File: flow/config.mk
export PLATFORM = sky130hd
export DESIGN_NAME = median
export DESIGN_NICKNAME = median
export VERILOG_FILES = /design/flow/design.v
export SDC_FILE = /design/flow/constraint.sdc
export NUM_CORES = 4
export LEC_CHECK = 0
export ABC_AREA = 1
export CAP_MARGIN = 20
export CORE_MARGIN = 2
export CORE_UTILIZATION = 71
export CTS_CLUSTER_DIAMETER = 229
export CTS_CLUSTER_SIZE = 37
export SLEW_MARGIN = 20
File: flow/constraint.sdc
create_clock -name core_clock -period 18.6 [get_ports {clk}]
set_input_delay 3.7200 -clock core_clock [delete_from_list [all_inputs] [get_ports {clk}]]
set_output_delay 3.7200 -clock core_clock [all_outputs]
set_load 0.01 [all_outputs]
File: flow/design.v
module median
#(
    parameter MEM_DATA_WIDTH = 32,
    parameter LUT_ADDR_WIDTH = 10,  
    parameter MEM_ADDR_WIDTH = 10,  
    parameter PIXEL_DATA_WIDTH = 8,
    parameter IMG_WIDTH  = 320,
    parameter IMG_HEIGHT = 320
)(
    input clk,  
    input rst_n,  
    input [31:0] word0,
    input [31:0] word1,
    input [31:0] word2,
    output [PIXEL_DATA_WIDTH-1:0] pixel1,
    output [PIXEL_DATA_WIDTH-1:0] pixel2,
    output [PIXEL_DATA_WIDTH-1:0] pixel3,
    output [PIXEL_DATA_WIDTH-1:0] pixel4,
    output [LUT_ADDR_WIDTH-1:0] raddr_a,
    output [LUT_ADDR_WIDTH-1:0] raddr_b,
    output [LUT_ADDR_WIDTH-1:0] raddr_c,
    output [MEM_ADDR_WIDTH-1:0] waddr
);
    wire [PIXEL_DATA_WIDTH-1:0] x2_y1;
    wire [PIXEL_DATA_WIDTH-1:0] x2_y0;
    wire [PIXEL_DATA_WIDTH-1:0] x2_ym1;
    wire [PIXEL_DATA_WIDTH-1:0] x1_y1;
    wire [PIXEL_DATA_WIDTH-1:0] x1_y0;
    wire [PIXEL_DATA_WIDTH-1:0] x1_ym1;
    wire [PIXEL_DATA_WIDTH-1:0] x0_y1;
    wire [PIXEL_DATA_WIDTH-1:0] x0_y0;
    wire [PIXEL_DATA_WIDTH-1:0] x0_ym1;
    wire [PIXEL_DATA_WIDTH-1:0] xm1_y1;
    wire [PIXEL_DATA_WIDTH-1:0] xm1_y0;
    wire [PIXEL_DATA_WIDTH-1:0] xm1_ym1;
    assign x2_y1   = word0[PIXEL_DATA_WIDTH-1:0];
    assign x2_y0   = word1[PIXEL_DATA_WIDTH-1:0];
    assign x2_ym1  = word2[PIXEL_DATA_WIDTH-1:0];
    assign x1_y1   = word0[(PIXEL_DATA_WIDTH*2)-1:PIXEL_DATA_WIDTH];
    assign x1_y0   = word1[(PIXEL_DATA_WIDTH*2)-1:PIXEL_DATA_WIDTH];
    assign x1_ym1  = word2[(PIXEL_DATA_WIDTH*2)-1:PIXEL_DATA_WIDTH];
    assign x0_y1   = word0[(PIXEL_DATA_WIDTH*3)-1:(PIXEL_DATA_WIDTH*2)];
    assign x0_y0   = word1[(PIXEL_DATA_WIDTH*3)-1:(PIXEL_DATA_WIDTH*2)];
    assign x0_ym1  = word2[(PIXEL_DATA_WIDTH*3)-1:(PIXEL_DATA_WIDTH*2)];
    assign xm1_y1  = word0[(PIXEL_DATA_WIDTH*4)-1:(PIXEL_DATA_WIDTH*3)];
    assign xm1_y0  = word1[(PIXEL_DATA_WIDTH*4)-1:(PIXEL_DATA_WIDTH*3)];
    assign xm1_ym1 = word2[(PIXEL_DATA_WIDTH*4)-1:(PIXEL_DATA_WIDTH*3)];
    wire [PIXEL_DATA_WIDTH-1:0] c3l;
    wire [PIXEL_DATA_WIDTH-1:0] c3h;
    wire [PIXEL_DATA_WIDTH-1:0] c3m;
    wire [PIXEL_DATA_WIDTH-1:0] c3l_reg;
    wire [PIXEL_DATA_WIDTH-1:0] c3h_reg;
    wire [PIXEL_DATA_WIDTH-1:0] c3m_reg;
    wire [PIXEL_DATA_WIDTH-1:0] c2l;
    wire [PIXEL_DATA_WIDTH-1:0] c2h;
    wire [PIXEL_DATA_WIDTH-1:0] c2m;
    wire [PIXEL_DATA_WIDTH-1:0] c2l_reg;
    wire [PIXEL_DATA_WIDTH-1:0] c2h_reg;
    wire [PIXEL_DATA_WIDTH-1:0] c2m_reg;
    wire [PIXEL_DATA_WIDTH-1:0] c1l;
    wire [PIXEL_DATA_WIDTH-1:0] c1h;
    wire [PIXEL_DATA_WIDTH-1:0] c1m;
    wire [PIXEL_DATA_WIDTH-1:0] c0h;
    wire [PIXEL_DATA_WIDTH-1:0] c0m;
    wire [PIXEL_DATA_WIDTH-1:0] c0l;
    wire [PIXEL_DATA_WIDTH-1:0] p1_sig;
    wire [PIXEL_DATA_WIDTH-1:0] p2_sig;
    wire [PIXEL_DATA_WIDTH-1:0] p3_sig;
    state_machine
    #(
        .LUT_ADDR_WIDTH(LUT_ADDR_WIDTH),
        .IMG_WIDTH(IMG_WIDTH),
        .IMG_HEIGHT(IMG_HEIGHT)
    ) window_contol (
        .clk(clk),  
        .rst_n(rst_n),  
        .raddr_a(raddr_a),
        .raddr_b(raddr_b),
        .raddr_c(raddr_c),
        .waddr(waddr)
    );
    common_network
    #(
        .DATA_WIDTH(PIXEL_DATA_WIDTH)
    ) common_network_u0 (
        .x2_y1(x2_y1),
        .x2_y0(x2_y0),
        .x2_ym1(x2_ym1),
        .x1_y1(x1_y1),
        .x1_y0(x1_y0),
        .x1_ym1(x1_ym1),
        .x0_y1(x0_y1),
        .x0_y0(x0_y0),
        .x0_ym1(x0_ym1),
        .xm1_y1(xm1_y1),
        .xm1_y0(xm1_y0),
        .xm1_ym1(xm1_ym1),
        .c3l(c3l),
        .c3h(c3h),
        .c3m(c3m),
        .c2l(c2l),
        .c2h(c2h),
        .c2m(c2m),
        .c1l(c1l),
        .c1h(c1h),
        .c1m(c1m),
        .c0h(c0h),
        .c0m(c0m),
        .c0l(c0l)
    );
    dff_3_pipe
    #(
        .DATA_WIDTH(PIXEL_DATA_WIDTH)
    ) dff_c3_pipe (
        .clk(clk),
        .rst_n(rst_n),
        .d0(c3h),
        .d1(c3m),
        .d2(c3l),
        .q0(c3h_reg),
        .q1(c3m_reg),
        .q2(c3l_reg)
    );
    dff_3_pipe
    #(
        .DATA_WIDTH(PIXEL_DATA_WIDTH)
    ) dff_c2_pipe (
        .clk(clk),
        .rst_n(rst_n),
        .d0(c2h),
        .d1(c2m),
        .d2(c2l),
        .q0(c2h_reg),
        .q1(c2m_reg),
        .q2(c2l_reg)
    );
    dff_3_pipe
    #(
        .DATA_WIDTH(PIXEL_DATA_WIDTH)
    ) dff_out_pipe (
        .clk(clk),
        .rst_n(rst_n),
        .d0(p1_sig),
        .d1(p2_sig),
        .d2(p3_sig),
        .q0(pixel1),
        .q1(pixel2),
        .q2(pixel3)
    );
    pixel_network
    #(
        .DATA_WIDTH(PIXEL_DATA_WIDTH)
    ) pixel_network_u0 (
        .c3h(c1h),
        .c3m(c1m),
        .c3l(c1l),
        .c2h(c0h),
        .c2m(c0m),
        .c2l(c0l),
        .c1h(c3h_reg),
        .c1m(c3m_reg),
        .c1l(c3l_reg),
        .median(p1_sig)
    );
    pixel_network
    #(
        .DATA_WIDTH(PIXEL_DATA_WIDTH)
    ) pixel_network_u1 (
        .c3h(c2h),
        .c3m(c2m),
        .c3l(c2l),
        .c2h(c1h),
        .c2m(c1m),
        .c2l(c1l),
        .c1h(c0h),
        .c1m(c0m),
        .c1l(c0l),
        .median(p2_sig)
    );
    pixel_network
    #(
        .DATA_WIDTH(PIXEL_DATA_WIDTH)
    ) pixel_network_u2 (
        .c3h(c3h),
        .c3m(c3m),
        .c3l(c3l),
        .c2h(c2h),
        .c2m(c2m),
        .c2l(c2l),
        .c1h(c1h),
        .c1m(c1m),
        .c1l(c1l),
        .median(p3_sig)
    );
    pixel_network
    #(
        .DATA_WIDTH(PIXEL_DATA_WIDTH)
    ) pixel_network_u3 (
        .c3h(c0h),
        .c3m(c0m),
        .c3l(c0l),
        .c2h(c3h_reg),
        .c2m(c3m_reg),
        .c2l(c3l_reg),
        .c1h(c2h_reg),
        .c1m(c2m_reg),
        .c1l(c2l_reg),
        .median(pixel4)
    );
endmodule
module node
#(
    parameter DATA_WIDTH = 8,
    parameter LOW_MUX = 1,  
    parameter HI_MUX = 1  
)(
    input [DATA_WIDTH-1:0] data_a,
    input [DATA_WIDTH-1:0] data_b,
    output reg [DATA_WIDTH-1:0] data_hi,
    output reg [DATA_WIDTH-1:0] data_lo
);
    reg sel0;
    always @(*)
    begin : comparator
        if( data_b > data_a) begin
            sel0 = 1'b0;  
        end else begin
            sel0 = 1'b1;  
        end
    end
    always @(*)
    begin : mux_lo_hi
        case (sel0)
            1'b0 :
            begin
                if(LOW_MUX == 1)
                    data_lo = data_a;
                if(HI_MUX == 1)
                    data_hi = data_b;
            end
            1'b1 :
            begin
                if(LOW_MUX == 1)
                    data_lo = data_b;
                if(HI_MUX == 1)
                    data_hi = data_a;
            end
            default :
            begin
                data_lo = {DATA_WIDTH{1'b0}};
                data_hi = {DATA_WIDTH{1'b0}};
            end
        endcase
    end
endmodule
module pixel_network
#(
    parameter DATA_WIDTH = 8
)(
    input [DATA_WIDTH-1:0] c3h,
    input [DATA_WIDTH-1:0] c3m,
    input [DATA_WIDTH-1:0] c3l,
    input [DATA_WIDTH-1:0] c2h,
    input [DATA_WIDTH-1:0] c2m,
    input [DATA_WIDTH-1:0] c2l,
    input [DATA_WIDTH-1:0] c1h,
    input [DATA_WIDTH-1:0] c1m,
    input [DATA_WIDTH-1:0] c1l,
    output [DATA_WIDTH-1:0] median
);
    wire [DATA_WIDTH-1:0] node_u0_lo;
    wire [DATA_WIDTH-1:0] node_u1_hi;
    wire [DATA_WIDTH-1:0] node_u1_lo;
    wire [DATA_WIDTH-1:0] node_u2_hi;
    wire [DATA_WIDTH-1:0] node_u3_lo;
    wire [DATA_WIDTH-1:0] node_u4_hi;
    wire [DATA_WIDTH-1:0] node_u5_hi;
    wire [DATA_WIDTH-1:0] node_u6_lo;
    wire [DATA_WIDTH-1:0] node_u7_hi;
    wire [DATA_WIDTH-1:0] node_u7_lo;
    wire [DATA_WIDTH-1:0] node_u8_hi;
    node
    #(
        .DATA_WIDTH(DATA_WIDTH),
        .LOW_MUX(1),  
        .HI_MUX(0)  
    ) node_u0 (
        .data_a(c3h),
        .data_b(c2h),
        .data_lo(node_u0_lo)
    );
    node
    #(
        .DATA_WIDTH(DATA_WIDTH),
        .LOW_MUX(1),  
        .HI_MUX(1)  
    ) node_u1 (
        .data_a(c3m),
        .data_b(c2m),
        .data_hi(node_u1_hi),
        .data_lo(node_u1_lo)
    );
    node
    #(
        .DATA_WIDTH(DATA_WIDTH),
        .LOW_MUX(0),  
        .HI_MUX(1)  
    ) node_u2 (
        .data_a(c2l),
        .data_b(c1l),
        .data_hi(node_u2_hi)
    );
    node
    #(
        .DATA_WIDTH(DATA_WIDTH),
        .LOW_MUX(1),  
        .HI_MUX(0)  
    ) node_u3 (
        .data_a(node_u0_lo),
        .data_b(c1h),
        .data_lo(node_u3_lo)
    );
    node
    #(
        .DATA_WIDTH(DATA_WIDTH),
        .LOW_MUX(0),  
        .HI_MUX(1)  
    ) node_u4 (
        .data_a(node_u1_lo),
        .data_b(c1m),
        .data_hi(node_u4_hi)
    );
    node
    #(
        .DATA_WIDTH(DATA_WIDTH),
        .LOW_MUX(0),  
        .HI_MUX(1)  
    ) node_u5 (
        .data_a(c3l),
        .data_b(node_u2_hi),
        .data_hi(node_u5_hi)
    );
    node
    #(
        .DATA_WIDTH(DATA_WIDTH),
        .LOW_MUX(1),  
        .HI_MUX(0)  
    ) node_u6 (
        .data_a(node_u1_hi),
        .data_b(node_u4_hi),
        .data_lo(node_u6_lo)
    );
    node
    #(
        .DATA_WIDTH(DATA_WIDTH),
        .LOW_MUX(1),  
        .HI_MUX(1)  
    ) node_u7 (
        .data_a(node_u3_lo),
        .data_b(node_u6_lo),
        .data_hi(node_u7_hi),
        .data_lo(node_u7_lo)
    );
    node
    #(
        .DATA_WIDTH(DATA_WIDTH),
        .LOW_MUX(0),  
        .HI_MUX(1)  
    ) node_u8 (
        .data_a(node_u7_lo),
        .data_b(node_u5_hi),
        .data_hi(node_u8_hi)
    );
    node
    #(
        .DATA_WIDTH(DATA_WIDTH),
        .LOW_MUX(1),  
        .HI_MUX(0)  
    ) node_u9 (
        .data_a(node_u7_hi),
        .data_b(node_u8_hi),
        .data_lo(median)
    );
endmodule
module state_machine
#(
    parameter LUT_ADDR_WIDTH = 10,
    parameter IMG_WIDTH = 234,
    parameter IMG_HEIGHT = 234
)(
    input clk,  
    input rst_n,  
    output reg [LUT_ADDR_WIDTH-1:0] raddr_a,
    output reg [LUT_ADDR_WIDTH-1:0] raddr_b,
    output reg [LUT_ADDR_WIDTH-1:0] raddr_c,
    output reg [LUT_ADDR_WIDTH-1:0] waddr,
    output reg [1:0] window_line_counter,
    output reg [9:0] window_column_counter,
    output reg [9:0] memory_shift
);
    reg valid;
    always @(posedge clk or negedge rst_n)
    begin : out_memory_counter
        if(~rst_n) begin
            waddr <= {LUT_ADDR_WIDTH{1'b0}};
        end else if(valid) begin
            waddr <= waddr + 1'b1;
        end
    end
    always @(posedge clk or negedge rst_n)
    begin : addr_counter
        if(~rst_n) begin
            window_column_counter <= 10'd0;
            window_line_counter <= 2'b00;
            valid <= 1'b0;
            raddr_a <= {LUT_ADDR_WIDTH{1'b0}};
            raddr_b <= {LUT_ADDR_WIDTH{1'b0}};
            raddr_c <= {LUT_ADDR_WIDTH{1'b0}};
        end else begin
            if(window_column_counter != ((IMG_WIDTH/4)-1)) begin
                window_column_counter <= window_column_counter + 1'b1;
                valid <= 1'b1;
                raddr_a <= raddr_a + 1'b1;
                raddr_b <= raddr_b + 1'b1;
                raddr_c <= raddr_c + 1'b1;
            end else begin
                window_column_counter <= 10'd0;
                case (window_line_counter)
                    2'b00 :
                    begin
                        raddr_a <= raddr_a + 1'b1;
                        raddr_b <= raddr_b - window_column_counter;
                        raddr_c <= raddr_c - window_column_counter;
                        window_line_counter = window_line_counter + 1'b1;
                    end
                    2'b01 :
                    begin
                        raddr_b <= raddr_b + 1'b1;
                        raddr_a <= raddr_a - window_column_counter;
                        raddr_c <= raddr_c - window_column_counter;
                        window_line_counter = window_line_counter + 1'b1;
                    end
                    2'b10 :
                    begin
                        raddr_b <= raddr_b - window_column_counter;
                        raddr_a <= raddr_a - window_column_counter;
                        raddr_c <= raddr_c + 1'b1;
                        window_line_counter = 2'b00;
                    end
                    default :
                    begin
                        raddr_a <= {LUT_ADDR_WIDTH{1'b0}};
                        raddr_b <= {LUT_ADDR_WIDTH{1'b0}};
                        raddr_c <= {LUT_ADDR_WIDTH{1'b0}};
                    end
                endcase
            end
        end
    end
endmodule
module dff_3_pipe
#(
    parameter DATA_WIDTH = 8
)(
    input clk,
    input rst_n,
    input [DATA_WIDTH-1:0] d0,
    input [DATA_WIDTH-1:0] d1,
    input [DATA_WIDTH-1:0] d2,
    output reg [DATA_WIDTH-1:0] q0,
    output reg [DATA_WIDTH-1:0] q1,
    output reg [DATA_WIDTH-1:0] q2
);
always @(posedge clk or negedge rst_n)
begin : register_bank_3u
    if(~rst_n) begin
        q0 <= {DATA_WIDTH{1'b0}};
        q1 <= {DATA_WIDTH{1'b0}};
        q2 <= {DATA_WIDTH{1'b0}};
    end else begin
        q0 <= d0;
        q1 <= d1;
        q2 <= d2;
    end
end
endmodule
module common_network
#(
    parameter DATA_WIDTH = 8
)(
    input [DATA_WIDTH-1:0] x2_y1,
    input [DATA_WIDTH-1:0] x2_y0,
    input [DATA_WIDTH-1:0] x2_ym1,
    input [DATA_WIDTH-1:0] x1_y1,
    input [DATA_WIDTH-1:0] x1_y0,
    input [DATA_WIDTH-1:0] x1_ym1,
    input [DATA_WIDTH-1:0] x0_y1,
    input [DATA_WIDTH-1:0] x0_y0,
    input [DATA_WIDTH-1:0] x0_ym1,
    input [DATA_WIDTH-1:0] xm1_y1,
    input [DATA_WIDTH-1:0] xm1_y0,
    input [DATA_WIDTH-1:0] xm1_ym1,
    output [DATA_WIDTH-1:0] c3l,
    output [DATA_WIDTH-1:0] c3h,
    output [DATA_WIDTH-1:0] c3m,
    output [DATA_WIDTH-1:0] c2l,
    output [DATA_WIDTH-1:0] c2h,
    output [DATA_WIDTH-1:0] c2m,
    output [DATA_WIDTH-1:0] c1l,
    output [DATA_WIDTH-1:0] c1h,
    output [DATA_WIDTH-1:0] c1m,
    output [DATA_WIDTH-1:0] c0h,
    output [DATA_WIDTH-1:0] c0m,
    output [DATA_WIDTH-1:0] c0l
);
    wire [DATA_WIDTH-1:0] node_u0_hi;
    wire [DATA_WIDTH-1:0] node_u0_lo;
    wire [DATA_WIDTH-1:0] node_u1_hi;
    wire [DATA_WIDTH-1:0] node_u1_lo;
    wire [DATA_WIDTH-1:0] node_u2_hi;
    wire [DATA_WIDTH-1:0] node_u2_lo;
    wire [DATA_WIDTH-1:0] node_u3_hi;
    wire [DATA_WIDTH-1:0] node_u3_lo;
    wire [DATA_WIDTH-1:0] node_u4_hi;
    wire [DATA_WIDTH-1:0] node_u4_lo;
    wire [DATA_WIDTH-1:0] node_u5_hi;
    wire [DATA_WIDTH-1:0] node_u5_lo;
    wire [DATA_WIDTH-1:0] node_u6_hi;
    wire [DATA_WIDTH-1:0] node_u6_lo;
    wire [DATA_WIDTH-1:0] node_u7_hi;
    wire [DATA_WIDTH-1:0] node_u7_lo;
    wire [DATA_WIDTH-1:0] node_u8_hi;
    wire [DATA_WIDTH-1:0] node_u8_lo;
    wire [DATA_WIDTH-1:0] node_u9_hi;
    wire [DATA_WIDTH-1:0] node_u9_lo;
    wire [DATA_WIDTH-1:0] node_u10_hi;
    wire [DATA_WIDTH-1:0] node_u10_lo;
    wire [DATA_WIDTH-1:0] node_u11_hi;
    wire [DATA_WIDTH-1:0] node_u11_lo;
    wire [DATA_WIDTH-1:0] node_u12_hi;
    wire [DATA_WIDTH-1:0] node_u12_lo;
    assign c3l = node_u4_lo;
    assign c3h = node_u8_hi;
    assign c3m = node_u8_lo;
    assign c2l = node_u5_lo;
    assign c2h = node_u9_hi;
    assign c2m = node_u9_lo;
    assign c1l = node_u6_lo;
    assign c1h = node_u10_hi;
    assign c1m = node_u10_lo;
    assign c0h = node_u11_hi;
    assign c0m = node_u11_lo;
    assign c0l = node_u7_lo;
    node
    #(
        .DATA_WIDTH(DATA_WIDTH),
        .LOW_MUX(1),  
        .HI_MUX(1)  
    ) node_u0 (
        .data_a(x2_y1),
        .data_b(x2_y0),
        .data_hi(node_u0_hi),
        .data_lo(node_u0_lo)
    );
    node
    #(
        .DATA_WIDTH(DATA_WIDTH),
        .LOW_MUX(1),  
        .HI_MUX(1)  
    ) node_u1 (
        .data_a(x1_y1),
        .data_b(x1_y0),
        .data_hi(node_u1_hi),
        .data_lo(node_u1_lo)
    );
    node
    #(
        .DATA_WIDTH(DATA_WIDTH),
        .LOW_MUX(1),  
        .HI_MUX(1)  
    ) node_u2 (
        .data_a(x0_y1),
        .data_b(x0_y0),
        .data_hi(node_u2_hi),
        .data_lo(node_u2_lo)
    );
    node
    #(
        .DATA_WIDTH(DATA_WIDTH),
        .LOW_MUX(1),  
        .HI_MUX(1)  
    ) node_u3 (
        .data_a(xm1_y1),
        .data_b(xm1_y0),
        .data_hi(node_u3_hi),
        .data_lo(node_u3_lo)
    );
    node
    #(
        .DATA_WIDTH(DATA_WIDTH),
        .LOW_MUX(1),  
        .HI_MUX(1)  
    ) node_u4 (
        .data_a(node_u0_lo),
        .data_b(x2_ym1),
        .data_hi(node_u4_hi),
        .data_lo(node_u4_lo)
    );
    node
    #(
        .DATA_WIDTH(DATA_WIDTH),
        .LOW_MUX(1),  
        .HI_MUX(1)  
    ) node_u5 (
        .data_a(node_u1_lo),
        .data_b(x1_ym1),
        .data_hi(node_u5_hi),
        .data_lo(node_u5_lo)
    );
    node
    #(
        .DATA_WIDTH(DATA_WIDTH),
        .LOW_MUX(1),  
        .HI_MUX(1)  
    ) node_u6 (
        .data_a(node_u2_lo),
        .data_b(x0_ym1),
        .data_hi(node_u6_hi),
        .data_lo(node_u6_lo)
    );
    node
    #(
        .DATA_WIDTH(DATA_WIDTH),
        .LOW_MUX(1),  
        .HI_MUX(1)  
    ) node_u7 (
        .data_a(node_u3_lo),
        .data_b(xm1_ym1),
        .data_hi(node_u7_hi),
        .data_lo(node_u7_lo)
    );
    node
    #(
        .DATA_WIDTH(DATA_WIDTH),
        .LOW_MUX(1),  
        .HI_MUX(1)  
    ) node_u8 (
        .data_a(node_u0_hi),
        .data_b(node_u4_hi),
        .data_hi(node_u8_hi),
        .data_lo(node_u8_lo)
    );
    node
    #(
        .DATA_WIDTH(DATA_WIDTH),
        .LOW_MUX(1),  
        .HI_MUX(1)  
    ) node_u9 (
        .data_a(node_u1_hi),
        .data_b(node_u5_hi),
        .data_hi(node_u9_hi),
        .data_lo(node_u9_lo)
    );
    node
    #(
        .DATA_WIDTH(DATA_WIDTH),
        .LOW_MUX(1),  
        .HI_MUX(1)  
    ) node_u10 (
        .data_a(node_u2_hi),
        .data_b(node_u6_hi),
        .data_hi(node_u10_hi),
        .data_lo(node_u10_lo)
    );
    node
    #(
        .DATA_WIDTH(DATA_WIDTH),
        .LOW_MUX(1),  
        .HI_MUX(1)  
    ) node_u11 (
        .data_a(node_u3_hi),
        .data_b(node_u7_hi),
        .data_hi(node_u11_hi),
        .data_lo(node_u11_lo)
    );
endmodule
File: flow/run.sh
#!/bin/bash
# the make line also repeats each setting of config.mk as NAME=value (left out here)
make -C /OpenROAD-flow-scripts/flow DESIGN_CONFIG=/design/flow/config.mk WORK_HOME=/design/flow/orfs CLKGATE_MAP_FILE= finish
==> results of run 1 <==
## routing by layer
metal  GRT overflow  track usage
met2             97        0.947
met3             13        0.633
met4             44        0.782
met5              0        0.410
met1             14        0.754
## timing repair
action	4_1_cts
gates resized	150
setup buffers	44
gates cloned	6
setup endpoints to repair	8
pin swaps	45
==> impl_summary.log, run 1 <==
[report] extracting results
INFO  metric synth.cellmix.simpleShare = 0.300
INFO  metric dpl.cell_count = 4,237
INFO  metric floorplan.die.height = 181 um
INFO  metric port_buffers = 169
INFO  metric die_w = 181 um
INFO  metric floorplanUtilization = 0.725
INFO  metric post_synth_xor_area_fraction = 0.0169
INFO  metric post-dp-hpwl = 61,000 um
INFO  metric enable_flop_cells = 0
INFO  metric postSynth.asyncResetShare = 1.00
INFO  metric common_cells = nand2_1 (981), inv_1 (521), ha_1 (429)
INFO  metric netlist_area = 0.0223 mm2
INFO  metric total_die_size = 0.0328 mm2
INFO  metric synth.distinct_cells = 59
INFO  metric gp_routability_congestion = 1.06
INFO  metric haltStage = global routing
INFO  metric ys_chip_area = 0.0223 mm2
INFO  metric ys_sh_aoi = 0.195
INFO  metric post_synth_main_area_contributors = ha_1 (24%), nand2_1 (17%), dfrtp_1 (14%)
INFO  metric synth.cellmix.adderShare = 0.244
INFO  metric synth.logic.top_family = simple AND/OR/NAND/NOR gates
INFO  metric yosys_cells = 3,554
INFO  metric grt_overflow_total = 168
INFO  metric floorplan.core_area = 0.0307 mm2
INFO  metric tritoncts.num_buffers = 17
INFO  metric detailed_place.area = 0.0257 mm2
INFO  metric clock-root-buffer = clkbuf_16
INFO  metric floorplan.rows = 64
INFO  metric status = aborted with a tool error
INFO  metric error_message = [ERROR GRT-0232] Routing congestion too high. Check the congestion heatmap in the GUI.
INFO  metric syn_avg_cell_area = 6.27 um2
INFO  metric synth-seq-cells = 125
INFO  metric post_synth_mux_area_share = 0
INFO  metric synth_warnings = 5
INFO  metric syn-instance-count = 3,554
INFO  metric grt_util_all_layers = 0.776
INFO  metric netlist.top_cell.by_area = ha_1
INFO  metric yosys.cell_count.top_type = nand2_1
INFO  metric cts_hold_buf = 0
INFO  metric synth_top_area_share = 0.241
INFO  metric syn_nets = 4,084
INFO  metric num_io_pins = 170
INFO  metric seq_total_area_yosys = 0.140
INFO  metric ctsLongestPathBuffers = 2
INFO  metric synthFlopType = dfrtp_1
INFO  metric clock_sinks = 125
INFO  metric htree_levels = 4
INFO  metric post-place-ws = -1.35 ns
==> run 2: changes to the inputs <==
- ABC_AREA: 1 -> not set
- CORE_UTILIZATION: 71 -> 12
- CTS_CLUSTER_DIAMETER: 229 -> not set
- CTS_CLUSTER_SIZE: 37 -> not set
- clock period: 18.6 -> 39.5 ns (I/O delays scaled with it)
==> run 2 against run 1 <==
Effect of this change: now clean on timing, DRC and antenna; die area rose to 6.0 times the previous value; synthesized cell count down 13%; area after synthesis up 4.8%.
==> impl_summary.log, run 2 <==
[metrics] run summary
INFO  metric ctsLongestPathBuffers = 2 (unchanged)
INFO  metric synth_top_area_share = 0.230 (-0.0110)
INFO  metric post-dp-hpwl = 78,500 um (+29%)
INFO  metric ys_chip_area = 0.0234 mm2 (+4.8%)
INFO  metric post-cts-setup-buffer-count = 0 (-100%)
INFO  metric ff_to_ff_start = dff_c3_pipe.q1[5]
INFO  metric path_common_cell = a21oi_1
INFO  metric grt_util_all_layers = 0.0917
INFO  metric timing.clock.skew = 0.0127 ns
INFO  metric postSynth.asyncResetShare = 1.00 (unchanged)
INFO  metric gp_routability_congestion = 0.925 (-13%)
INFO  metric ff2ff_setup_slack = 28.74 ns
INFO  metric floorplan.core_area = 0.193 mm2 (+530%)
INFO  metric synth.logic.top_family = AND-OR/OR-AND gates
INFO  metric htree_levels = 4 (unchanged)
INFO  metric antenna_found_initial = 5
INFO  metric crit-reg2reg-capture = dff_out_pipe.q0[1]
INFO  metric clock_sinks = 125 (unchanged)
INFO  metric max-slew-margin-rel = 0.246
INFO  metric common_cells = ha_1 (429), inv_1 (307), nand2_1 (276)
INFO  metric enable_flop_cells = 0 (unchanged)
INFO  metric critPathKind = in2out
INFO  metric die_w = 445 um (+150%)
INFO  metric max_stage_delay = 0.82 ns
INFO  metric synth.distinct_cells = 99 (+68%)
INFO  metric cp-startpoint = word0[29]
INFO  metric number_of_setup_violations_in_the_final_report = 0
INFO  metric post_synth_main_area_contributors = ha_1 (23%), dfrtp_1 (13%), mux2i_1 (7.8%)
INFO  metric crit_arrival = 28.91 ns
INFO  metric hold_crit_endpoint = window_contol.raddr_b[9]
INFO  metric finalSetupTns = 0 ns
INFO  metric floorplan.rows = 161 (+150%)
INFO  metric cts.clk_slew.worst_paths = 0.06 ns
INFO  metric clock-root-buffer = clkbuf_16
INFO  metric largest_delay_share_family_worst_path = AND-OR/OR-AND gates
INFO  metric syn_nets = 3,620 (-11%)
INFO  metric total_length_of_routed_wires = 93,100 um
INFO  metric timing.fmax = 0.0272 GHz
INFO  metric worst_hold_path.num_cells = 1
INFO  metric number_of_warnings_in_the_stage_logs = 30
INFO  metric fin_hold_ws = 0.476 ns
INFO  metric post_synth_xor_area_fraction = 0.0281 (+0.0112)
INFO  metric tightestPinTransition = 1.12 ns
INFO  metric drt_iter0_drc = 1,761
INFO  metric maxCapViolations = 0
INFO  metric tritoncts = built
INFO  metric synth.cellmix.simpleShare = 0.178 (-0.122)
INFO  metric pre_repair_dr_iteration_count = 6
INFO  metric final.fill_count = 21,920
INFO  metric floorplan.die.height = 445 um (+150%)
INFO  metric floorplanUtilization = 0.121 (-0.604)
INFO  metric crit_required = 31.60 ns
INFO  metric critPathBufInv = 11
INFO  metric cp.depth = 93
INFO  metric r2r.worst_path.cells = 43
INFO  metric setup.worst_path.end_class = output pin
INFO  metric grt_first_pass_wirelength = 139,000 um
INFO  metric netlist.top_cell.by_area = ha_1
INFO  metric syn_avg_cell_area = 7.56 um2 (+20%)
INFO  metric netlist_area = 0.0234 mm2 (+4.8%)
INFO  metric post_synth_mux_area_share = 0.0941 (+0.0941)
INFO  metric synth.cellmix.adderShare = 0.234 (-0.00936)
INFO  metric num_io_pins = 170 (unchanged)
INFO  metric drc = 0
INFO  metric synth_warnings = 5 (unchanged)
INFO  metric synthFlopType = dfrtp_1
INFO  metric port_buffers = 169 (unchanged)
INFO  metric grt_overflow_total = 0
INFO  metric viasPerCell = 4.08
INFO  metric post-route-min-period = 36.81 ns
INFO  metric cpMaxStageDelayCell = a21oi_1
INFO  metric wl_per_cell = 16.1 um
INFO  metric number_of_global_route_vias_before_repair = 22,661
INFO  metric critical_path.startpoint_type = primary input
INFO  metric cts_hold_buf = 0 (unchanged)
INFO  metric critical_path.endpoint = pixel4[1]
INFO  metric postRouteAntennaNets = 0
INFO  metric grt_setup_unrepaired = no
INFO  metric crit_fanout = 29
INFO  metric vias = 23,595
INFO  metric share_of_the_cycle_needed_by_the_critical_path_after_routing = 0.932
INFO  metric postCtsResizedCells = 0 (-100%)
INFO  metric layout_setup_ws = 2.69 ns
INFO  metric worst_hold_path_type = reg2reg
INFO  metric hold_path_startpoint = window_contol.raddr_b[9]
INFO  metric area_growth = 23.3%
INFO  metric syn-instance-count = 3,090 (-13%)
INFO  metric total_die_size = 0.198 mm2 (+500%)
INFO  metric ys_sh_aoi = 0.265 (+0.0706)
INFO  metric synth-seq-cells = 125 (unchanged)
INFO  metric yosys.cell_count.top_type = ha_1
INFO  metric grt_start_max_net_pins = 72
INFO  metric post-place-ws = 3.07 ns (+4.42 ns)
INFO  metric final-max-slew-violation-count = 0
INFO  metric status = timing/DRC/antenna clean
INFO  metric seq_total_area_yosys = 0.134 (-0.00638)
INFO  metric worst_skew_pair.late_latency = 0.50 ns
INFO  metric tritoncts.num_buffers = 17 (unchanged)
INFO  metric report.final.hold_viol_count = 0
INFO  metric yosys_cells = 3,090 (-13%)
INFO  metric finish.net_count = 3,762
==> run 2: area by class of cell <==
type                       instances  area [um2]  area share
timing repair buffer             215        2040      0.0708
clock buffer                      20         457      0.0159
antenna                            7        17.5    0.000608
tap                             2526        3160       0.110
clock inverter                    12         111     0.00387
multi-input combinational       2562       18700       0.650
sequential                       125        3130       0.109
inverter                         311        1170      0.0406
==> run 2: routing by layer <==
layer / GRT usage / part of all wire
met5: 0 / 0.00023
met4: 0.0369 / 0.033
met3: 0.0151 / 0.057
met2: 0.163 / 0.50
met1: 0.109 / 0.41
==> run 2: metrics by stage <==
step	area (um2)	cells	utilization
3_3_place_gp	28200	5739	0.146
2_1_floorplan	23400	3090	-
6_report	28800	5778	0.149
5_1_grt	28800	5775	0.149
3_5_place_dp	28200	5739	0.146
4_1_cts	28800	5771	0.149
==> run 3: changes to the inputs <==
- ABC_AREA: not set -> 1
- CORE_UTILIZATION: 12 -> 72
- CTS_CLUSTER_DIAMETER: not set -> 66
- clock period: 39.5 -> 14.2 ns (I/O delays scaled with it)
==> run 3 against run 2 <==
Effect of this change: the flow now stops in detailed placement; synthesized cell count grew 15%; die area shrank 84%; area after synthesis shrank 4.5%.
==> impl_summary.log, run 3 <==
[report] extracting results
INFO  metric yosys_cells = 3,554 (+15%)
INFO  metric post_synth_xor_area_fraction = 0.0169 (-0.0112)
INFO  metric port_buffers = 169 (unchanged)
INFO  metric floorplanUtilization = 0.731 (+0.610)
INFO  metric syn_nets = 4,084 (+13%)
INFO  metric enable_flop_cells = 0 (unchanged)
INFO  metric error_message = [ERROR DPL-0033] detailed placement checks failed during check placement.
INFO  metric synth_warnings = 5 (unchanged)
INFO  metric post_synth_mux_area_share = 0 (-0.0941)
INFO  metric floorplan.core_area = 0.0305 mm2 (-84%)
INFO  metric haltStage = detailed placement
INFO  metric gp_routability_congestion = 1.07 (+16%)
INFO  metric num_io_pins = 170 (unchanged)
INFO  metric synth.cellmix.adderShare = 0.244 (+0.00936)
INFO  metric ys_sh_aoi = 0.195 (-0.0706)
INFO  metric total_die_size = 0.0324 mm2 (-84%)
INFO  metric post_synth_main_area_contributors = ha_1 (24%), nand2_1 (17%), dfrtp_1 (14%)
INFO  metric synth_top_area_share = 0.241 (+0.0110)
INFO  metric floorplan.die.height = 180 um (-60%)
INFO  metric status = aborted with a tool error
INFO  metric floorplan.rows = 64 (-60%)
INFO  metric seq_total_area_yosys = 0.140 (+0.00638)
INFO  metric postSynth.asyncResetShare = 1.00 (unchanged)
INFO  metric netlist.top_cell.by_area = ha_1
INFO  metric die_w = 180 um (-60%)
INFO  metric synth-seq-cells = 125 (unchanged)
INFO  metric synth.logic.top_family = simple AND/OR/NAND/NOR gates
INFO  metric common_cells = nand2_1 (981), inv_1 (521), ha_1 (429)
INFO  metric synth.cellmix.simpleShare = 0.300 (+0.122)
INFO  metric synth.distinct_cells = 59 (-40%)
INFO  metric ys_chip_area = 0.0223 mm2 (-4.5%)
INFO  metric netlist_area = 0.0223 mm2 (-4.5%)
INFO  metric syn_avg_cell_area = 6.27 um2 (-17%)
INFO  metric yosys.cell_count.top_type = nand2_1
INFO  metric synthFlopType = dfrtp_1
INFO  metric syn-instance-count = 3,554 (+15%)
[run 3: through the flow]
stage             hold slack [ns]  setup TNS (ns)  area, um2
floorplan                   0.463          -12.63      23100
global placement            0.463          -42.51      30200
==> run 4: changes to the inputs <==
- CORE_MARGIN: 2 -> 9
- CORE_UTILIZATION: 72 -> 48
- CTS_CLUSTER_DIAMETER: 66 -> 251
- CTS_CLUSTER_SIZE: not set -> 14
- GPL_ROUTABILITY_DRIVEN: not set -> 0
- PLACE_DENSITY: not set -> 0.35
- SETUP_SLACK_MARGIN: not set -> -1.39
- clock period: 14.2 -> 30.0 ns (I/O delays scaled with it)
==> run 4 against run 3 <==
Effect of this change: now clean on timing, DRC and antenna; die area up 68%; area after synthesis unchanged; synthesized cell count unchanged.
==> impl_summary.log, run 4 <==
[metrics] run summary
INFO  metric netlist_area = 0.0223 mm2 (unchanged)
INFO  metric floorplan.core_area = 0.0457 mm2 (+50%)
INFO  metric worst_hold_path.num_cells = 1
INFO  metric synth.distinct_cells = 59 (unchanged)
INFO  metric post_synth_mux_area_share = 0 (unchanged)
INFO  metric cp-startpoint = word0[31]
INFO  metric final.fill_count = 4,553
INFO  metric yosys_cells = 3,554 (unchanged)
INFO  metric tritoncts = built
INFO  metric yosys.cell_count.top_type = nand2_1
INFO  metric hold_path_startpoint = window_contol.waddr[9]
INFO  metric synth_top_area_share = 0.241 (unchanged)
INFO  metric r2r.worst_path.cells = 36
INFO  metric status = timing/DRC/antenna clean
INFO  metric post-cts-setup-buffer-count = 0
INFO  metric tightestPinTransition = 1.12 ns
INFO  metric antenna_found_initial = 1
INFO  metric ys_chip_area = 0.0223 mm2 (unchanged)
INFO  metric port_buffers = 169 (unchanged)
INFO  metric cts.clk_slew.worst_paths = 0.05 ns
INFO  metric max_stage_delay = 0.85 ns
INFO  metric critPathKind = in2out
INFO  metric num_io_pins = 170 (unchanged)
INFO  metric final_cell_count_no_fill = 4,303
INFO  metric clock-root-buffer = clkbuf_16
INFO  metric grt_first_pass_wirelength = 117,000 um
INFO  metric enable_flop_cells = 0 (unchanged)
INFO  metric grt_util_all_layers = 0.270
INFO  metric post_synth_main_area_contributors = ha_1 (24%), nand2_1 (17%), dfrtp_1 (14%)
INFO  metric synth.cellmix.adderShare = 0.244 (unchanged)
INFO  metric maxCapViolations = 0
INFO  metric ctsLongestPathBuffers = 2
INFO  metric common_cells = nand2_1 (981), inv_1 (521), ha_1 (429)
INFO  metric area.sequential = 0.00313 mm2
INFO  metric vias = 23,658
INFO  metric number_of_setup_violations_in_the_final_report = 0
INFO  metric grt_start_max_net_pins = 74
INFO  metric critPathBufInv = 16
INFO  metric area_growth = 13.1%
INFO  metric postCtsResizedCells = 0
INFO  metric syn-instance-count = 3,554 (unchanged)
INFO  metric ff2ff_setup_slack = 21.70 ns
INFO  metric number_of_warnings_in_the_stage_logs = 32
INFO  metric crit_fanout = 31
INFO  metric post-dp-hpwl = 63,000 um
INFO  metric floorplan.rows = 78 (+22%)
INFO  metric worst_hold_path_type = reg2reg
INFO  metric crit_required = 24.00 ns
INFO  metric synth_warnings = 5 (unchanged)
INFO  metric max-slew-margin-rel = 0.247
INFO  metric dpl.cell_count = 4,271
INFO  metric clock_sinks = 125
INFO  metric wl_per_cell = 17.3 um
INFO  metric pre_repair_dr_iteration_count = 6
INFO  metric syn_avg_cell_area = 6.27 um2 (unchanged)
INFO  metric report.final.hold_viol_count = 0
INFO  metric critical_path.startpoint_type = primary input
INFO  metric cts_hold_buf = 0
INFO  metric drc = 0
INFO  metric worst_skew_pair.late_latency = 0.47 ns
INFO  metric cpMaxStageDelayCell = o31ai_1
INFO  metric final-max-slew-violation-count = 0
INFO  metric total_die_size = 0.0545 mm2 (+68%)
INFO  metric largest_delay_share_family_worst_path = simple AND/OR/NAND/NOR gates
INFO  metric path_common_cell = nand2_1
INFO  metric cp.depth = 81
INFO  metric share_of_the_cycle_needed_by_the_critical_path_after_routing = 0.897
INFO  metric total_length_of_routed_wires = 74,300 um
INFO  metric crit-reg2reg-capture = dff_out_pipe.q0[6]
INFO  metric drt_iter0_drc = 1,731
INFO  metric grt_overflow_total = 0
INFO  metric viasPerCell = 5.50
INFO  metric htree_levels = 4
INFO  metric ys_sh_aoi = 0.195 (unchanged)
INFO  metric tritoncts.num_buffers = 17
INFO  metric floorplan.die.height = 233 um (+30%)
INFO  metric netlist.top_cell.by_area = ha_1
INFO  metric post_synth_xor_area_fraction = 0.0169 (unchanged)
INFO  metric synth.cellmix.simpleShare = 0.300 (unchanged)
INFO  metric timing.fmax = 0.0372 GHz
INFO  metric fin_hold_ws = 0.480 ns
INFO  metric die_w = 233 um (+30%)
INFO  metric floorplanUtilization = 0.488 (-0.243)
INFO  metric number_of_global_route_vias_before_repair = 22,394
INFO  metric finish.net_count = 4,220
INFO  metric crit_arrival = 20.90 ns
INFO  metric grt_setup_unrepaired = no
INFO  metric postRouteAntennaNets = 0
INFO  metric mi_comb_area = 0.0169 mm2
INFO  metric post-route-min-period = 26.90 ns
INFO  metric synthFlopType = dfrtp_1
INFO  metric critical_path.endpoint = pixel4[1]
INFO  metric setup.worst_path.end_class = output pin
INFO  metric hold_crit_endpoint = window_contol.waddr[9]
INFO  metric timing.clock.skew = 0.0150 ns
INFO  metric synth-seq-cells = 125 (unchanged)
INFO  metric finalSetupTns = 0 ns
INFO  metric postSynth.asyncResetShare = 1.00 (unchanged)
INFO  metric seq_total_area_yosys = 0.140 (unchanged)
INFO  metric ff_to_ff_start = dff_c3_pipe.q1[5]
INFO  metric syn_nets = 4,084 (unchanged)
INFO  metric synth.logic.top_family = simple AND/OR/NAND/NOR gates
==> run 4: area by class of cell <==
| type | instances | area share |
|---|---|---|
| diodes | 2 | 0.000199 |
| repair buffers | 194 | 0.0746 |
| multi-input cells | 2816 | 0.669 |
| well taps | 600 | 0.0298 |
| clock buffers | 20 | 0.0181 |
| clock inverters | 10 | 0.00467 |
| inverters | 536 | 0.0798 |
| flip-flops and latches | 125 | 0.124 |
==> run 4: stage by stage <==
step	area, um2	util	setup slack [ns]
after global routing	25200	0.552	1.66
after global placement	24600	0.539	3.99
final	25200	0.552	3.10
after CTS	25200	0.552	3.37
after detailed placement	24600	0.539	3.43
after floorplan	22300	-	6.08
==> run 4: metal layers <==
metal | part of all wire | global-route usage | vias to the layer above
li1 | - | - | 12035
met1 | 0.44 | 0.339 | 10731
met2 | 0.45 | 0.445 | 765
met3 | 0.060 | 0.0369 | 127
met4 | 0.047 | 0.139 | 0
met5 | 0 | 0 | -
==> run 5: changes to the inputs <==
- CORE_MARGIN: 9 -> 2
- CORE_UTILIZATION: 48 -> 71
- CTS_CLUSTER_DIAMETER: 251 -> not set
- CTS_CLUSTER_SIZE: 14 -> 72
- GPL_ROUTABILITY_DRIVEN: 0 -> not set
- MAX_ROUTING_LAYER: not set -> met4
- PLACE_DENSITY: 0.35 -> not set
- SETUP_SLACK_MARGIN: -1.39 -> 5.0
- clock period: 30.0 -> 21.6 ns (I/O delays scaled with it)
==> run 5 against run 4 <==
Effect of this change: the flow now stops in global routing; area after synthesis is the same; synthesized cell count stayed put; die area fell by 40%.
==> impl_summary.log, run 5 <==
[report] extracting results
INFO  metric clock-root-buffer = clkbuf_16
INFO  metric synth_top_area_share = 0.241 (unchanged)
INFO  metric post-dp-hpwl = 59,600 um (-5.3%)
INFO  metric error_message = [ERROR DPL-0038] Utilization greater than 100%, impossible to legalize
INFO  metric enable_flop_cells = 0 (unchanged)
INFO  metric die_w = 181 um (-22%)
INFO  metric htree_levels = 4 (unchanged)
INFO  metric ctsLongestPathBuffers = 2 (unchanged)
INFO  metric floorplan.die.height = 181 um (-22%)
INFO  metric post_synth_main_area_contributors = ha_1 (24%), nand2_1 (17%), dfrtp_1 (14%)
INFO  metric yosys.cell_count.top_type = nand2_1
INFO  metric num_io_pins = 170 (unchanged)
INFO  metric floorplan.core_area = 0.0307 mm2 (-33%)
INFO  metric synth.cellmix.adderShare = 0.244 (unchanged)
INFO  metric common_cells = nand2_1 (981), inv_1 (521), ha_1 (429)
INFO  metric ys_sh_aoi = 0.195 (unchanged)
INFO  metric synth-seq-cells = 125 (unchanged)
INFO  metric seq_total_area_yosys = 0.140 (unchanged)
INFO  metric netlist.top_cell.by_area = ha_1
INFO  metric port_buffers = 169 (unchanged)
INFO  metric ys_chip_area = 0.0223 mm2 (unchanged)
INFO  metric netlist_area = 0.0223 mm2 (unchanged)
INFO  metric post-place-ws = -0.449 ns (-3.88 ns)
INFO  metric post_synth_mux_area_share = 0 (unchanged)
INFO  metric status = aborted with a tool error
INFO  metric synth_warnings = 5 (unchanged)
INFO  metric synthFlopType = dfrtp_1
INFO  metric syn-instance-count = 3,554 (unchanged)
INFO  metric synth.cellmix.simpleShare = 0.300 (unchanged)
INFO  metric yosys_cells = 3,554 (unchanged)
INFO  metric floorplan.rows = 64 (-18%)
INFO  metric total_die_size = 0.0328 mm2 (-40%)
INFO  metric synth.logic.top_family = simple AND/OR/NAND/NOR gates
INFO  metric syn_avg_cell_area = 6.27 um2 (unchanged)
INFO  metric gp_routability_congestion = 1.06
INFO  metric haltStage = global routing
INFO  metric syn_nets = 4,084 (unchanged)
INFO  metric clock_sinks = 125 (unchanged)
INFO  metric synth.distinct_cells = 59 (unchanged)
INFO  metric cts_hold_buf = 0 (unchanged)
INFO  metric postSynth.asyncResetShare = 1.00 (unchanged)
INFO  metric post_synth_xor_area_fraction = 0.0169 (unchanged)
INFO  metric tritoncts.num_buffers = 17 (unchanged)
INFO  metric floorplanUtilization = 0.725 (+0.237)
==> run 5: per-stage QoR <==
step | instances | area (um2)
global placement | 4075 | 24800
detailed placement | 4075 | 24800
floorplan | 3554 | 22800
CTS | 4289 | 27800
==> run 5: what timing repair did <==
item | CTS
setup endpoints to repair | 32
gates cloned | 27
buffers inserted | 155
pin swaps | 136
resized | 388
==> run 6: changes to the inputs <==
- ABC_AREA: 1 -> not set
- CELL_PAD_IN_SITES_GLOBAL_PLACEMENT: not set -> 3
- CORE_UTILIZATION: 71 -> 34
- CTS_CLUSTER_DIAMETER: not set -> 317
- CTS_CLUSTER_SIZE: 72 -> 39
- GPL_TIMING_DRIVEN: not set -> 0
- MAX_ROUTING_LAYER: met4 -> not set
- MIN_ROUTING_LAYER: not set -> met1
- PLACE_DENSITY_LB_ADDON: not set -> 0.06
- SETUP_SLACK_MARGIN: 5.0 -> not set
- SLEW_MARGIN: 20 -> 10
- TNS_END_PERCENT: not set -> 25
- clock period: 21.6 -> 26.0 ns (I/O delays scaled with it)
==> run 6 against run 5 <==
Effect of this change: now clean on timing, DRC and antenna; area after synthesis up 4.8%; die area up 120%; synthesized cell count is 13% lower.
==> impl_summary.log, run 6 <==
[metrics] run summary
INFO  metric port_buffers = 169 (unchanged)
INFO  metric tritoncts.num_buffers = 17 (unchanged)
INFO  metric hold_crit_endpoint = window_contol.waddr[9]
INFO  metric timing.clock.skew = 0.0130 ns
INFO  metric total_length_of_routed_wires = 96,200 um
INFO  metric postSynth.asyncResetShare = 1.00 (unchanged)
INFO  metric gp_routability_congestion = 0.919 (-13%)
INFO  metric tightestPinTransition = 1.12 ns
INFO  metric syn_nets = 3,620 (-11%)
INFO  metric yosys_cells = 3,090 (-13%)
INFO  metric syn_avg_cell_area = 7.56 um2 (+20%)
INFO  metric worst_hold_path.num_cells = 1
INFO  metric enable_flop_cells = 0 (unchanged)
INFO  metric maxCapViolations = 0
INFO  metric hold_path_startpoint = window_contol.waddr[9]
INFO  metric floorplan.die.height = 266 um (+47%)
INFO  metric grt_util_all_layers = 0.268
INFO  metric critical_path.endpoint = pixel4[3]
INFO  metric critical_path.startpoint_type = primary input
INFO  metric grt_first_pass_wirelength = 143,000 um
INFO  metric synth-seq-cells = 125 (unchanged)
INFO  metric clock-root-buffer = clkbuf_16
INFO  metric worst_hold_path_type = reg2reg
INFO  metric finish.net_count = 3,922
INFO  metric tritoncts = built
INFO  metric antenna_found_initial = 0
INFO  metric crit_arrival = 20.46 ns
INFO  metric detailed_place.area = 0.0263 mm2 (+6.0%)
INFO  metric die_w = 266 um (+47%)
INFO  metric crit-reg2reg-capture = dff_out_pipe.q0[4]
INFO  metric ff_to_ff_start = dff_c3_pipe.q1[5]
INFO  metric status = timing/DRC/antenna clean
INFO  metric post-route-util = 0.424
INFO  metric final_cell_count_no_fill = 4,287
INFO  metric synth.distinct_cells = 99 (+68%)
INFO  metric cts.clk_slew.worst_paths = 0.07 ns
INFO  metric post-dp-hpwl = 79,000 um (+33%)
INFO  metric max_stage_delay = 0.40 ns
INFO  metric layout_setup_ws = 0.341 ns
INFO  metric synth.cellmix.adderShare = 0.234 (-0.00936)
INFO  metric synth_top_area_share = 0.230 (-0.0110)
INFO  metric post_synth_mux_area_share = 0.0941 (+0.0941)
INFO  metric drt_iter0_drc = 1,617
INFO  metric number_of_antenna_diodes = 0
INFO  metric synth_warnings = 5 (unchanged)
INFO  metric grt_start_max_net_pins = 93
INFO  metric cts_hold_buf = 0 (unchanged)
INFO  metric synth.cellmix.simpleShare = 0.178 (-0.122)
INFO  metric drc = 0
INFO  metric cp.depth = 96
INFO  metric final-max-slew-violation-count = 0
INFO  metric floorplanUtilization = 0.342 (-0.383)
INFO  metric yosys.cell_count.top_type = ha_1
INFO  metric num_io_pins = 170 (unchanged)
INFO  metric post_synth_main_area_contributors = ha_1 (23%), dfrtp_1 (13%), mux2i_1 (7.8%)
INFO  metric crit_required = 20.80 ns
INFO  metric ctsLongestPathBuffers = 2 (unchanged)
INFO  metric number_of_setup_violations_in_the_final_report = 0
INFO  metric netlist.top_cell.by_area = ha_1
INFO  metric post-route-min-period = 25.66 ns
INFO  metric clock_sinks = 125 (unchanged)
INFO  metric cpMaxStageDelayCell = nor3b_4
INFO  metric netlist_area = 0.0234 mm2 (+4.8%)
INFO  metric grt_overflow_total = 0
INFO  metric setup.worst_path.end_class = output pin
INFO  metric critPathBufInv = 16
INFO  metric worst_skew_pair.late_latency = 0.48 ns
INFO  metric stdcell_area = 0.0290 mm2
INFO  metric synthFlopType = dfrtp_1
INFO  metric post-place-ws = -5.00 ns (-4.55 ns)
INFO  metric ys_sh_aoi = 0.265 (+0.0706)
INFO  metric number_of_global_route_vias_before_repair = 23,779
INFO  metric vias = 24,321
INFO  metric floorplan.rows = 96 (+50%)
INFO  metric critPathKind = in2out
INFO  metric mi_comb_area = 0.0199 mm2
INFO  metric viasPerCell = 5.67
INFO  metric ff2ff_setup_slack = 15.03 ns
INFO  metric syn-instance-count = 3,090 (-13%)
INFO  metric r2r.worst_path.cells = 52
INFO  metric dpl.cell_count = 4,146 (+1.7%)
INFO  metric postRouteAntennaNets = 0
INFO  metric final.fill_count = 6,931
INFO  metric ys_chip_area = 0.0234 mm2 (+4.8%)
INFO  metric grt_setup_unrepaired = yes
INFO  metric common_cells = ha_1 (429), inv_1 (307), nand2_1 (276)
INFO  metric htree_levels = 4 (unchanged)
INFO  metric report.final.hold_viol_count = 0
INFO  metric cp-startpoint = word1[26]
INFO  metric floorplan.core_area = 0.0683 mm2 (+120%)
INFO  metric area_growth = 24.2%
INFO  metric timing.fmax = 0.0390 GHz
INFO  metric share_of_the_cycle_needed_by_the_critical_path_after_routing = 0.987
INFO  metric seq_total_area_yosys = 0.134 (-0.00638)
INFO  metric synth.logic.top_family = AND-OR/OR-AND gates
INFO  metric area.sequential = 0.00313 mm2
INFO  metric finalSetupTns = 0 ns
INFO  metric fin_hold_ws = 0.480 ns
INFO  metric total_die_size = 0.0708 mm2 (+120%)
INFO  metric post_synth_xor_area_fraction = 0.0281 (+0.0112)
INFO  metric wl_per_cell = 22.4 um
INFO  metric largest_delay_share_family_worst_path = AND-OR/OR-AND gates
INFO  metric crit_fanout = 8
INFO  metric number_of_warnings_in_the_stage_logs = 32
INFO  metric pre_repair_dr_iteration_count = 5
INFO  metric max-slew-margin-rel = 0.243
-- run 6: final cells by class --
type,count,share of cell area
tap,882,0.0380
clock buffer,19,0.0153
inverter,311,0.0404
multi-input combinational,2562,0.685
sequential,125,0.108
buffer,86,0.0179
timing repair buffer,289,0.0900
clock inverter,13,0.00526
-- run 6: repair_timing --
| action | in CTS | in global routing |
|---|---|---|
| pin swaps | 39 | 76 |
| buffers inserted | 61 | 45 |
| cloned | 2 | 1 |
| gates resized | 204 | 233 |
| setup endpoints to repair | 17 | 32 |
-- run 6: routing by layer --
layer  up-vias  global-route usage  part of all wire
met5         -                   0                 0
met4         0               0.108             0.039
met3       102              0.0412             0.048
met2       588               0.447              0.46
met1     11741               0.345              0.45
li1      11890                   -                 -
==> run 7: changes to the inputs <==
- ABC_AREA: not set -> 1
- CAP_MARGIN: 20 -> 0
- CELL_PAD_IN_SITES_GLOBAL_PLACEMENT: 3 -> not set
- CORE_UTILIZATION: 34 -> 72
- CTS_CLUSTER_DIAMETER: 317 -> 95
- CTS_CLUSTER_SIZE: 39 -> 14
- GPL_TIMING_DRIVEN: 0 -> not set
- MAX_ROUTING_LAYER: not set -> met4
- MIN_ROUTING_LAYER: met1 -> not set
- PLACE_DENSITY: not set -> 0.66
- PLACE_DENSITY_LB_ADDON: 0.06 -> not set
- SETUP_SLACK_MARGIN: not set -> -0.33
- SLEW_MARGIN: 10 -> 20
- TNS_END_PERCENT: 25 -> not set
- clock period: 26.0 -> 23.7 ns (I/O delays scaled with it)
==> run 7 against run 6 <==
Effect of this change: area after synthesis shrank 4.5%; largest cell class unchanged; critical endpoint is now pixel4[1]; non-clock buffer count down 188; synthesized cell count increased by 15%; final area shrank 14%; critical path type unchanged; wire length is 24% lower; count of clock-buffer cells in the layout is 2 lower.
==> impl_summary.log, run 7 <==
[metrics] run summary
INFO  metric cp-startpoint = word0[31]
INFO  metric synth.cellmix.simpleShare = 0.300 (+0.122)
INFO  metric post_synth_main_area_contributors = ha_1 (24%), nand2_1 (17%), dfrtp_1 (14%)
INFO  metric total_die_size = 0.0324 mm2 (-54%)
INFO  metric final-max-slew-violation-count = 0 (unchanged)
INFO  metric floorplan.rows = 64 (-33%)
INFO  metric common_cells = nand2_1 (981), inv_1 (521), ha_1 (429)
INFO  metric post-route-util = 0.820 (+0.396)
INFO  metric yosys.cell_count.top_type = nand2_1
INFO  metric grt_start_max_net_pins = 80 (-14%)
INFO  metric ff_to_ff_start = dff_c3_pipe.q1[5]
INFO  metric report.final.hold_viol_count = 0 (unchanged)
INFO  metric post-place-ws = 0.174 ns (+5.18 ns)
INFO  metric tightestPinTransition = 1.19 ns (+0.0670 ns)
INFO  metric pre_repair_dr_iteration_count = 7 (+2)
INFO  metric crit_arrival = 18.15 ns (-2.31 ns)
INFO  metric synth.distinct_cells = 59 (-40%)
INFO  metric syn_avg_cell_area = 6.27 um2 (-17%)
INFO  metric area.sequential = 0.00313 mm2 (unchanged)
INFO  metric maxCapViolations = 0 (unchanged)
INFO  metric grt_first_pass_wirelength = 118,000 um (-18%)
INFO  metric hold_crit_endpoint = window_contol.waddr[8]
INFO  metric synth.logic.top_family = simple AND/OR/NAND/NOR gates
INFO  metric yosys_cells = 3,554 (+15%)
INFO  metric drc = 0 (unchanged)
INFO  metric grt_overflow_total = 0 (unchanged)
INFO  metric postRouteAntennaNets = 0 (unchanged)
INFO  metric setup.worst_path.end_class = output pin
INFO  metric gp_routability_congestion = 1.07 (+16%)
INFO  metric finish.net_count = 4,215 (+7.5%)
INFO  metric postSynth.asyncResetShare = 1.00 (unchanged)
INFO  metric grt_most_used_layer = met2
INFO  metric hold_path_startpoint = window_contol.waddr[8]
INFO  metric cp.depth = 77 (-20%)
INFO  metric clock-root-buffer = clkbuf_16
INFO  metric synthFlopType = dfrtp_1
INFO  metric share_of_the_cycle_needed_by_the_critical_path_after_routing = 0.966 (-0.0210)
INFO  metric crit-reg2reg-capture = dff_out_pipe.q0[7]
INFO  metric num_io_pins = 170 (unchanged)
INFO  metric clock_sinks = 125 (unchanged)
INFO  metric post_synth_mux_area_share = 0 (-0.0941)
INFO  metric number_of_global_route_vias_before_repair = 24,311 (+2.2%)
INFO  metric met1_usage = 0.527 (+0.182)
INFO  metric tritoncts.num_buffers = 17 (unchanged)
INFO  metric crit_fanout = 31 (+23)
INFO  metric synth_top_area_share = 0.241 (+0.0110)
INFO  metric worst_hold_path_type = reg2reg
INFO  metric grt.met2_usage = 0.721 (+0.275)
INFO  metric max_stage_delay = 0.52 ns (+0.12 ns)
INFO  metric netlist_area = 0.0223 mm2 (-4.5%)
INFO  metric worst_hold_path.num_cells = 1 (unchanged)
INFO  metric viasPerCell = 6.26 (+10%)
INFO  metric max-slew-margin-rel = 0.201 (-0.0421)
INFO  metric r2r.worst_path.cells = 36 (-31%)
INFO  metric synth.cellmix.adderShare = 0.244 (+0.00936)
INFO  metric htree_levels = 4 (unchanged)
INFO  metric cts.clk_slew.worst_paths = 0.07 ns (about the same)
INFO  metric floorplan.core_area = 0.0305 mm2 (-55%)
INFO  metric largest_delay_share_family_worst_path = AND-OR/OR-AND gates
INFO  metric seq_total_area_yosys = 0.140 (+0.00638)
INFO  metric antenna_found_initial = 2 (+2)
INFO  metric ys_sh_aoi = 0.195 (-0.0706)
INFO  metric die_w = 180 um (-32%)
INFO  metric floorplanUtilization = 0.731 (+0.389)
INFO  metric syn-instance-count = 3,554 (+15%)
INFO  metric number_of_warnings_in_the_stage_logs = 32 (unchanged)
INFO  metric fin_hold_ws = 0.513 ns (+0.0329 ns)
INFO  metric area_growth = 12.3%
INFO  metric grt.met3_usage = 0.0934 (+0.0522)
INFO  metric detailed_place.area = 0.0243 mm2 (-7.6%)
INFO  metric ff2ff_setup_slack = 15.46 ns (+0.43 ns)
INFO  metric cpMaxStageDelayCell = clkdlybuf4s50_1
INFO  metric crit_required = 18.96 ns (-1.84 ns)
INFO  metric number_of_setup_violations_in_the_final_report = 0 (unchanged)
INFO  metric total_length_of_routed_wires = 73,500 um (-24%)
INFO  metric ctsLongestPathBuffers = 2 (unchanged)
INFO  metric layout_setup_ws = 0.809 ns (+0.468 ns)
INFO  metric post-dp-hpwl = 58,500 um (-26%)
INFO  metric drt_iter0_drc = 3,041 (+88%)
INFO  metric final.fill_count = 2,067 (-70%)
INFO  metric stdcell_area = 0.0250 mm2 (-14%)
INFO  metric status = timing/DRC/antenna clean
INFO  metric timing.clock.skew = 0.00953 ns (-0.00350 ns)
INFO  metric synth-seq-cells = 125 (unchanged)
INFO  metric syn_nets = 4,084 (+13%)
INFO  metric mi_comb_area = 0.0169 mm2 (-15%)
INFO  metric critPathBufInv = 12 (-4)
INFO  metric cts_hold_buf = 0 (unchanged)
INFO  metric netlist.top_cell.by_area = ha_1
INFO  metric timing.fmax = 0.0437 GHz
INFO  metric post_synth_xor_area_fraction = 0.0169 (-0.0112)
INFO  metric enable_flop_cells = 0 (unchanged)
INFO  metric critical_path.endpoint = pixel4[1]
INFO  metric worst_skew_pair.late_latency = 0.47 ns (about the same)
INFO  metric critPathKind = in2out
INFO  metric critical_path.startpoint_type = primary input
INFO  metric path_common_cell = nand2_1
INFO  metric port_buffers = 169 (unchanged)
INFO  metric grt_util_all_layers = 0.459 (+0.192)
INFO  metric synth_warnings = 5 (unchanged)
INFO  metric wl_per_cell = 17.9 um (-20%)
INFO  metric vias = 25,636 (+5.4%)
INFO  metric ys_chip_area = 0.0223 mm2 (-4.5%)
INFO  metric floorplan.die.height = 180 um (-32%)
INFO  metric post-route-min-period = 22.89 ns
INFO  metric tritoncts = built
-- run 7: stage by stage --
| stage | TNS (ns) | instances |
|---|---|---|
| after global routing | -2.71 | 4095 |
| after detailed placement | 0 | 4059 |
| after global placement | 0 | 4059 |
| after floorplan | 0 | 3554 |
| after CTS | 0 | 4091 |
| final | 0 | 4097 |
-- run 7: cell type report --
type                       instances  area share
multi-input combinational       2817       0.677
clock buffer                      17      0.0170
sequential                       125       0.125
timing repair inverter             1    0.000200
inverter                         536      0.0807
clock inverter                    15     0.00695
antenna                            3    0.000300
timing repair buffer             187      0.0731
tap                              396      0.0198
-- run 7: repair_timing --
action / CTS / global route
resized: 0 / 23
endpoints found under the setup margin: 0 / 8
buffers inserted: 0 / 0
-- run 7: metal layers --
metal  up-vias  part of all wire
met1     11479              0.37
met2      1670              0.44
li1      12045                 -
met3       442              0.11
met4         0             0.081
met5         -                 0
